quartz:
## uart
module uart #(
    parameter DATA_WIDTH = 8,
    parameter FIFO_DEPTH = 16
) (
    input  logic        clk_i,        
    input  logic        rst_ni,       
    input  logic        stb_i,        
    input  logic [ 1:0] adr_i,        
    input  logic [ 3:0] byte_sel_i,   
    input  logic        we_i,         
    input  logic [31:0] dat_i,        
    output logic [31:0] dat_o,        
    input  logic        uart_rx_i,    
    output logic        uart_tx_o     
);
clock: 2.57 ns
lec_check: 0
abc_area: 1
cap_margin: 0
core_margin: 2
core_utilization: 72
cts_cluster_diameter: 38
cts_cluster_size: 13
gpl_routability_driven: 0
min_routing_layer: met1
place_density_lb_addon: 0.07
setup_slack_margin: 0.34
slew_margin: 20
run.sh (not shown) runs the stock make flow with config.mk's settings and CLKGATE_MAP_FILE=.
Changes in xenon relative to quartz:
diff --git a/flow/config.mk b/flow/config.mk
--- a/flow/config.mk
+++ b/flow/config.mk
@@ -13 +13 @@
-export CTS_CLUSTER_SIZE = 13
+export CTS_CLUSTER_SIZE = 100
@@ -17 +17 @@
-export SETUP_SLACK_MARGIN = 0.34
+export SETUP_SLACK_MARGIN = 0.76
[summary]
- Complete run, failing final checks: xenon, reason setup timing.
- Number of antenna cells inserted delta for xenon relative to quartz: 2 higher
- Measured against each other, xenon and quartz differ in instance count after placement with tap cells included, the lower figure coming from xenon.
- xenon has core utilization above what quartz had.
- For placed wire-length estimate, quartz and xenon come out practically identical.
- Diff quartz -> xenon: number of filler cells placed in the layout decreased about 45%, via count increased about 16%.
- In xenon, the register-to-register path setup slack came out 0.58 ns below the value in quartz.
- The path length in cells of the critical path reported for xenon is smaller than that of quartz by 4.
- Register fraction of the total cell area (lower): xenon
- Changes observed in xenon relative to quartz: sequential cell area in the final layout now sits at about the same level; worst setup slack went down 0.58 ns.
Modified inputs, yarrow compared to xenon
diff --git a/flow/config.mk b/flow/config.mk
--- a/flow/config.mk
+++ b/flow/config.mk
@@ -11,4 +11,2 @@
-export CORE_UTILIZATION = 72
-export CTS_CLUSTER_DIAMETER = 38
-export CTS_CLUSTER_SIZE = 100
-export GPL_ROUTABILITY_DRIVEN = 0
+export CORE_UTILIZATION = 68
+export CTS_CLUSTER_DIAMETER = 123
@@ -17 +15 @@
-export SETUP_SLACK_MARGIN = 0.76
+export SETUP_SLACK_MARGIN = 0.29
[summary]
uart_rx_inst.rx_buffer.fifo_mem[11][3] as the destination of the critical timing path was reported by xenon, and uart_rx_inst.rx_buffer.fifo_mem[5][7] by yarrow.
Diff xenon -> yarrow: half-perimeter wire length after detailed placement moved down, routed length on met3 moved down, clock network fraction of design power moved down.
Summary of xenon and yarrow: one run falls short of a clean finish, namely xenon.
Summary of yarrow over xenon: post-layout instance count excluding filler cells went down; total wire length went down; summed area of non-filler cells in the final layout went down; final critical-path required period went down.
Across both runs, aggregate negative setup slack was higher for yarrow than for xenon.
In yarrow relative to xenon, area of the multi-input gates had gone down by more than 10%.
For yarrow, the launching element of the worst setup path was uart_rx_inst.baud_counter[15], unlike xenon, where it was uart_rx_inst.baud_counter[6].
Number of buffers added by the clock tree synthesis step, xenon and yarrow, higher one = xenon.
Highest metal layer with signal wires: met5 -> xenon, met4 -> yarrow
Inputs modified between yarrow and maple:
diff --git a/flow/config.mk b/flow/config.mk
--- a/flow/config.mk
+++ b/flow/config.mk
@@ -11,2 +11,3 @@
-export CORE_UTILIZATION = 68
-export CTS_CLUSTER_DIAMETER = 123
+export CORE_UTILIZATION = 72
+export CTS_CLUSTER_DIAMETER = 38
+export CTS_CLUSTER_SIZE = 13
@@ -15 +16 @@
-export SETUP_SLACK_MARGIN = 0.29
+export SETUP_SLACK_MARGIN = 0.39
[summary]
Master of the slowest instance on the critical path = sky130_fd_sc_hd__dfrtp_2: maple; master of the slowest instance on the critical path = sky130_fd_sc_hd__dfrtp_1: yarrow. Going from yarrow to maple, clock insertion delay at the later pin of the skew report rose 0.04 ns, utilization grew by 7.0 points. Final cell count: maple vs yarrow up about 0.37%. A uppermost layer routed of met4 is what yarrow shows, while met5 belongs to maple. yarrow → maple: top achievable clock speed -1.0%; synthesis-to-finish area growth +2.8 points; buffers plus inverters on the worst setup path ~0 delta; estimated wirelength of the detail-placed design +about 3.5%.
## Diff of input files: onyx against maple
diff --git a/flow/config.mk b/flow/config.mk
--- a/flow/config.mk
+++ b/flow/config.mk
@@ -12 +12 @@
-export CTS_CLUSTER_DIAMETER = 38
+export CTS_CLUSTER_DIAMETER = 53
@@ -14,3 +14,3 @@
-export MIN_ROUTING_LAYER = met1
-export PLACE_DENSITY_LB_ADDON = 0.07
-export SETUP_SLACK_MARGIN = 0.39
+export GPL_ROUTABILITY_DRIVEN = 0
+export PLACE_DENSITY = 0.4
+export SETUP_SLACK_MARGIN = 0.34
Findings:
- onyx was carried through to the last stage, and its layout satisfied the timing, DRC and antenna checks.
- Comparing maple and onyx, the higher fraction of power consumed by sequential logic was measured on onyx.
- Re cell count after synthesis: no difference whatsoever between onyx and maple.
- onyx: total power lower than maple
- Compared onyx vs maple, and post-cts repair resize count is up in onyx.
- The final reports for onyx and maple show initial antenna violation count lower in the former.
- onyx: aggregate global-route resource usage is 0.24 points lower than what maple reported.

* * *

== build 36 ==
Starting RTL as in the previous note.
clock: 2.57 ns
lec_check: 0
abc_area: 1
cap_margin: 20
core_margin: 2
core_utilization: 72
cts_cluster_diameter: 400
cts_cluster_size: 13
gpl_routability_driven: 0
place_density_lb_addon: 0.07
setup_slack_margin: 0.29
slew_margin: 30
Build 36 went all the way through the flow, and no timing, DRC or antenna check failed.
Relative to build 36, the following input files were edited for build 46:
- SLEW_MARGIN: 30 -> 20
- CTS_CLUSTER_DIAMETER: 400 -> 396
- MIN_ROUTING_LAYER: unset -> met1
- SETUP_SLACK_MARGIN: 0.29 -> 0.37
- CAP_MARGIN: 20 -> 40
- GPL_ROUTABILITY_DRIVEN: 0 -> unset
### Flow results
- NOTE count of plain and timing-repair buffers in the layout build 36->build 46 increased by a little under 10%
- NOTE: count of clock-buffer cells in the layout in build 46 falls short of that of build 36
- Setup slack of the critical path after layout: build 36 and build 46 compared, lower one is build 36
- Per the comparison of build 46 with build 36, power higher; part of the cycle the worst path needs went down by 1.5 points; number of global-route vias before repair lost 0.45%; worst slack on hold paths lost 65 ps.
- Looking at combinational power share, build 46 sits 1.0 points above build 36.
The following lists how build 1 was set up differently from build 46:
- swapping 396 for 357 in CTS_CLUSTER_DIAMETER
- swapping 40 for 0 in CAP_MARGIN
- clearing PLACE_DENSITY_LB_ADDON, which used to be 0.07
- putting PLACE_DENSITY at 0.4 where nothing was set
- clearing MIN_ROUTING_LAYER, which used to be met1
- swapping 13 for 21 in CTS_CLUSTER_SIZE
Findings:
Build 1 ran to completion and came out clean on the timing, DRC and antenna checks. Build 1 vs. build 46: sum of routed wire length over all layers decreased by about 7% relative to the old numbers, sequential share of layout area has increased, via total after detailed routing lower.
### build 1 -> build 6
- changing CAP_MARGIN from 0 to 20
- changing SETUP_SLACK_MARGIN from 0.37 to 0.36
- changing CTS_CLUSTER_DIAMETER from 357 to 33
- removing PLACE_DENSITY (formerly 0.4)
- changing CTS_CLUSTER_SIZE from 21 to 14
- setting PLACE_DENSITY_LB_ADDON to 0.05 for the first time
Results
- Changes observed in build 6 relative to build 1: combinational share of power moved down, via count of the first global-routing pass moved up.
- Taking build 1 as the reference, in build 6 met1 track utilization from global routing climbed 3.2 points, utilization climbed 4.5 points, cell count after synthesis barely changed, storage element area barely changed.
Power figures rest on the tool's default switching activity, not on a simulated workload.
